Design cpu, start of the top module:
module cpu (
    input  clk,
    input  rst_n,
    input  [31:0] instr,
    input  [31:0] ram_data2,
    input  [10:0] start_pc,
    input  [3:0]  reg_addr,   
    output logic         waiting,
    output logic         ram_w_en1,
    output logic         ram_w_en2,
    output logic [10:0]  ram_addr2,
    output logic [31:0]  ram_in2,
    output logic [31:0]  status_out,
    output logic [31:0]  datapath_out,
    output logic [10:0]  pc_out,
    output logic [31:0]  reg_output
);
    logic [31:0] instr_reg;
    logic [3:0]  cond;            
    logic [6:0]  opcode;          
    logic        en_status_decode;  
    logic [3:0]  rn, rd, rs, rm;  
    logic [1:0]  shift_op;        
    logic [4:0]  imm5;            
    logic [11:0] imm12;           
    logic [23:0] imm24;           
    logic        P, U, W;         
    logic [3:0] rt;
    assign rt = rd;
    logic [31:0] status_out_dp;
    logic [31:0] datapath_out_dp;
    logic [31:0] str_data_dp;
    logic [10:0] pc_out_dp;
    logic [31:0] reg_output_dp;
    logic        waiting_ctrl;
    logic        w_en1, w_en2, w_en_ldr, sel_load_LR;
    logic [1:0]  sel_A_in, sel_B_in, sel_shift_in;
    logic        en_A, en_B, en_C, en_S;
    logic        sel_A, sel_B, sel_post_indexing;
    logic [2:0]  ALU_op;
    logic        en_status, status_rdy_ctrl;
    logic        load_ir, load_pc_ctrl;
    logic [1:0]  sel_pc_ctrl;
    logic        ram_w_en1_ctrl, ram_w_en2_ctrl;
    assign waiting = waiting_ctrl;
    assign status_out = status_out_dp;
    assign datapath_out = datapath_out_dp;
    assign pc_out = pc_out_dp;
    assign reg_output = reg_output_dp;
    assign ram_addr2 = datapath_out_dp[10:0];
    assign ram_in2 = str_data_dp;
    assign ram_w_en1 = ram_w_en1_ctrl;
    assign ram_w_en2 = ram_w_en2_ctrl;
    idecoder idecoder(
        .instr(instr_reg),
        .cond(cond),
        .opcode(opcode),
        .en_status(en_status_decode),
  ...
Settings: LEC_CHECK=0, ABC_AREA=1, CAP_MARGIN=40, CELL_PAD_IN_SITES_DETAIL_PLACEMENT=0, CORE_ASPECT_RATIO=1.09, CORE_MARGIN=2, CORE_UTILIZATION=52, GPL_TIMING_DRIVEN=0, MAX_ROUTING_LAYER=met5, MIN_ROUTING_LAYER=met2, PLACE_DENSITY_LB_ADDON=0.11, SLEW_MARGIN=20, TNS_END_PERCENT=80; clock period 14.0 ns.
run.sh (not shown) runs the stock make flow with config.mk's settings and CLKGATE_MAP_FILE=.
The starting point ended with an error in global routing (5_1_grt) (GRT-0116).
Next try:
==> flow/config.mk (replaced) <==
export PLATFORM = sky130hd
export DESIGN_NAME = cpu
export DESIGN_NICKNAME = cpu
export VERILOG_FILES = /design/flow/design.v
export SDC_FILE = /design/flow/constraint.sdc
export NUM_CORES = 4
export LEC_CHECK = 0
export CAP_MARGIN = 40
export CORE_MARGIN = 2
export CORE_UTILIZATION = 72
export CTS_CLUSTER_DIAMETER = 97
export CTS_CLUSTER_SIZE = 33
export SETUP_SLACK_MARGIN = 1.15
export SLEW_MARGIN = 20
==> flow/constraint.sdc (replaced) <==
create_clock -name core_clock -period 8.52 [get_ports {clk}]
set_input_delay 1.7040 -clock core_clock [delete_from_list [all_inputs] [get_ports {clk}]]
set_output_delay 1.7040 -clock core_clock [all_outputs]
set_load 0.01 [all_outputs]
The changed run aborted during global routing (5_1_grt) (GRT-0232); die area decreases by 30%; synthesized area decreases by 3.0%; synthesized cell count decreases by 38%.
Next try:
==> flow/config.mk (replaced) <==
export PLATFORM = sky130hd
export DESIGN_NAME = cpu
export DESIGN_NICKNAME = cpu
export VERILOG_FILES = /design/flow/design.v
export SDC_FILE = /design/flow/constraint.sdc
export NUM_CORES = 4
export LEC_CHECK = 0
export CAP_MARGIN = 20
export CORE_MARGIN = 2
export CORE_UTILIZATION = 57
export SETUP_SLACK_MARGIN = 1.63
export SLEW_MARGIN = 20
==> flow/constraint.sdc (replaced) <==
create_clock -name core_clock -period 6.75 [get_ports {clk}]
set_input_delay 1.3500 -clock core_clock [delete_from_list [all_inputs] [get_ports {clk}]]
set_output_delay 1.3500 -clock core_clock [all_outputs]
set_load 0.01 [all_outputs]
- The changed run finished but failed the layout checks on setup timing
- die area is higher by 26%
- synthesized area stays the same
- synthesized cell count does not change

* * *

cpu again, from the RTL that the note above started with.
## cpu
module cpu (
    input  clk,
    input  rst_n,
    input  [31:0] instr,
    input  [31:0] ram_data2,
    input  [10:0] start_pc,
    input  [3:0]  reg_addr,   
    output logic         waiting,
    output logic         ram_w_en1,
    output logic         ram_w_en2,
    output logic [10:0]  ram_addr2,
    output logic [31:0]  ram_in2,
    output logic [31:0]  status_out,
    output logic [31:0]  datapath_out,
    output logic [10:0]  pc_out,
    output logic [31:0]  reg_output
);
Settings: LEC_CHECK=0, CAP_MARGIN=30, CORE_MARGIN=2, CORE_UTILIZATION=68, CTS_CLUSTER_SIZE=35, GPL_ROUTABILITY_DRIVEN=1, MAX_ROUTING_LAYER=met5, PLACE_DENSITY=0.62, SLEW_MARGIN=20, TNS_END_PERCENT=10; clock period 5.09 ns.
The starting point ended with an error in 5_1_grt, error GRT-0116.
Change:
- CAP_MARGIN: 30 -> 40
- CORE_UTILIZATION: 68 -> 40
- CTS_CLUSTER_SIZE: 35 -> not set
- GPL_ROUTABILITY_DRIVEN: 1 -> not set
- MAX_ROUTING_LAYER: met5 -> not set
- PLACE_DENSITY: 0.62 -> not set
- TNS_END_PERCENT: 10 -> not set
- clock period: 5.09 -> 11.9 ns (I/O delays scaled with it)
Result:
- Now the flow finished clean
- die area grows by about 70%
- synthesized cell count is unchanged
- area after synthesis does not change

* * *

## run A
Starting RTL as in the previous note.
export LEC_CHECK = 0
export CAP_MARGIN = 40
export CORE_MARGIN = 2
export CORE_UTILIZATION = 72
export CTS_CLUSTER_SIZE = 33
export SETUP_SLACK_MARGIN = 2.31
export SLEW_MARGIN = 20
create_clock -name core_clock -period 7.78 [get_ports {clk}]
Seen in the log of run A: GRT-0116 during global routing, after which the run never completed.
Changes in run B relative to run A:
Settings: SETUP_SLACK_MARGIN removed (was 2.31); CORE_UTILIZATION changed from 72 to 43; CTS_CLUSTER_SIZE removed (was 33); the clock period (ns, I/O delays scaled along) changed from 7.78 to 6.59.
Findings:
- From the logs: run B reached the end of the flow and failed the layout checks with setup timing.
- Summary of run B over run A: area of the die increased about 70%; placed cell count rose by 14%; multiplexer share of the synthesized area neither gained nor lost much.
- For the number of post-CTS setup repair buffers, run B came in 91 lower than run A did.
## Diff of input files: run C against run B
Settings: swapping 43 for 44 in CORE_UTILIZATION; swapping 6.59 for 7.02 in the clock period (ns, I/O delays scaled along).
[summary]
- Run C -> stages 100% | layout checks FAIL | setup timing
- Global-route usage of run B is on par with run C.
- Note that the power per standard cell area recorded for run C amounts to 0.919 times the value seen in run B.
- The cell count after placement number comes out higher for run B vs run C.
- Summary of run C over run B: critical path data required time increased by 0.35 ns relative to the old numbers, total area of multi-input combinational cells increased by 0.35% relative to the old numbers.
- Summary: with run B as the reference, global-route wire length before repair in run C moved down by a few percent.
- Run C and run B ended up with nearly the same flop share of the area.
- [diff] total routed wirelength, run C relative to run B: improvement
#### Input delta (run D over run C)
Settings: CORE_UTILIZATION now 43, was 44; the clock period (ns, I/O delays scaled along) now 11.9, was 7.02.
### Flow results
- No stage failed in run D, and the final checks on the layout all came back clean.
- Comparing run D and run C, global-route usage is lower on run D.
- Growth of design area from synthesis to finish, run D and run C: smaller value in run D
- The total wire length in run D is 0.943 times that in run C.
- Run D vs run C: number of cells on the critical path down by more than 10%
- Post-synth area from yosys stat came out exactly the same in run D and run C.
- | flip-flop and latch area | run D vs run C | ≈ equal |
- Per the comparison of run D with run C, count of endpoints failing setup in the final report -50; cell area -16%; utilization went down.
- Run D: setup slack of the critical path after layout 1.94 ns above run C
- Taking run C as the reference point, the first-pass detailed-route iteration total of run D rises by 3.

* * *

## job 101
Starting RTL as in the previous note.
clock: 12.0 ns
lec_check: 0
cap_margin: 20
core_margin: 2
core_utilization: 40
place_density_lb_addon: 0.26
setup_slack_margin: 1.77
slew_margin: 0
Both conditions hold for job 101: the flow ran to the end and the final layout passed the timing, design-rule and antenna checks.
### job 101 -> job 102
diff --git a/flow/config.mk b/flow/config.mk
--- a/flow/config.mk
+++ b/flow/config.mk
@@ -8,0 +9 @@
+export CORE_ASPECT_RATIO = 0.52
@@ -10 +11,4 @@
-export CORE_UTILIZATION = 40
+export CORE_UTILIZATION = 67
+export CTS_CLUSTER_SIZE = 17
+export GPL_TIMING_DRIVEN = 0
+export HOLD_SLACK_MARGIN = -0.07
@@ -13 +17 @@
-export SLEW_MARGIN = 0
+export SLEW_MARGIN = 20
## What came out
- Of job 101 and job 102, only job 102 never reached the final stage.
- Post-CTS resize count grows by more than 100% when moving from job 101 to job 102.
- Going from job 101 to job 102, die footprint shows a reduction of about 40%, post-synthesis share of cell area spent on and, or, nand and nor gates held steady, placer congestion estimate higher, synthesized cell count now sits at about the same level.
- Chip area estimate from yosys synthesis came out exactly the same in job 101 and job 102.
Changes in job 103 relative to job 102:
diff --git a/flow/config.mk b/flow/config.mk
--- a/flow/config.mk
+++ b/flow/config.mk
@@ -8,0 +9 @@
+export CELL_PAD_IN_SITES_DETAIL_PLACEMENT = 1
@@ -10 +11 @@
-export CORE_MARGIN = 2
+export CORE_MARGIN = 3
@@ -11,0 +13 @@
+export CTS_CLUSTER_DIAMETER = 328
@@ -12,0 +15 @@
+export GPL_ROUTABILITY_DRIVEN = 1
@@ -14 +17,2 @@
-export HOLD_SLACK_MARGIN = -0.07
+export MAX_ROUTING_LAYER = met4
+export MIN_ROUTING_LAYER = met2
@@ -17 +21,2 @@
-export SLEW_MARGIN = 20
+export SLEW_MARGIN = 10
+export TNS_END_PERCENT = 90
==> flow/constraint.sdc <==
create_clock -name core_clock -period 7.01 [get_ports {clk}]
set_input_delay 1.4020 -clock core_clock [delete_from_list [all_inputs] [get_ports {clk}]]
set_output_delay 1.4020 -clock core_clock [all_outputs]
set_load 0.01 [all_outputs]
[summary]
Status: job 103 FAILED at detailed placement (tool error). Compared to job 102, job 103 has last weighted congestion value of the routability-driven placer about 65% higher. As far as synthesized-area fraction occupied by adder cells goes, job 102 and job 103 are indistinguishable; the numbers are identical. From job 102 to job 103 the numbers moved as follows: synthesized cell area held steady; horizontal die dimension picked up an extra about 0.53%; synthesized netlist cell count closely matched the old numbers; die area moved up; part of the Yosys area used for sequential elements roughly the same. Re cell total in the yosys stat output: no difference whatsoever between job 102 and job 103.
The following lists how job 104 was set up differently from job 103:
diff --git a/flow/config.mk b/flow/config.mk
--- a/flow/config.mk
+++ b/flow/config.mk
@@ -9,0 +10 @@
+export CELL_PAD_IN_SITES_GLOBAL_PLACEMENT = 3
@@ -17 +18 @@
-export MAX_ROUTING_LAYER = met4
+export MAX_ROUTING_LAYER = met5
@@ -22 +23 @@
-export TNS_END_PERCENT = 90
+export TNS_END_PERCENT = 15
==> comparison <==
- As the logs show, job 104 stopped at global placement without I/O after a tool error, so it never reached the end of the flow.
- On floorplan die width, job 103 and job 104 are basically level.
- For compound-cell area share of the yosys netlist, job 103 and job 104 come out practically identical.
- Taking job 103 as the reference, in job 104 fraction of the yosys area taken by sequential cells barely changed, number of flops mapped to enable cells by yosys barely changed, chip area in the Yosys report barely changed, adder-cell share of the synthesized area barely changed, yosys stat cell total barely changed.
- Post-synthesis area per instance came out exactly the same in job 103 and job 104.
No activity file was given, so power comes from the tool's default toggle rates.
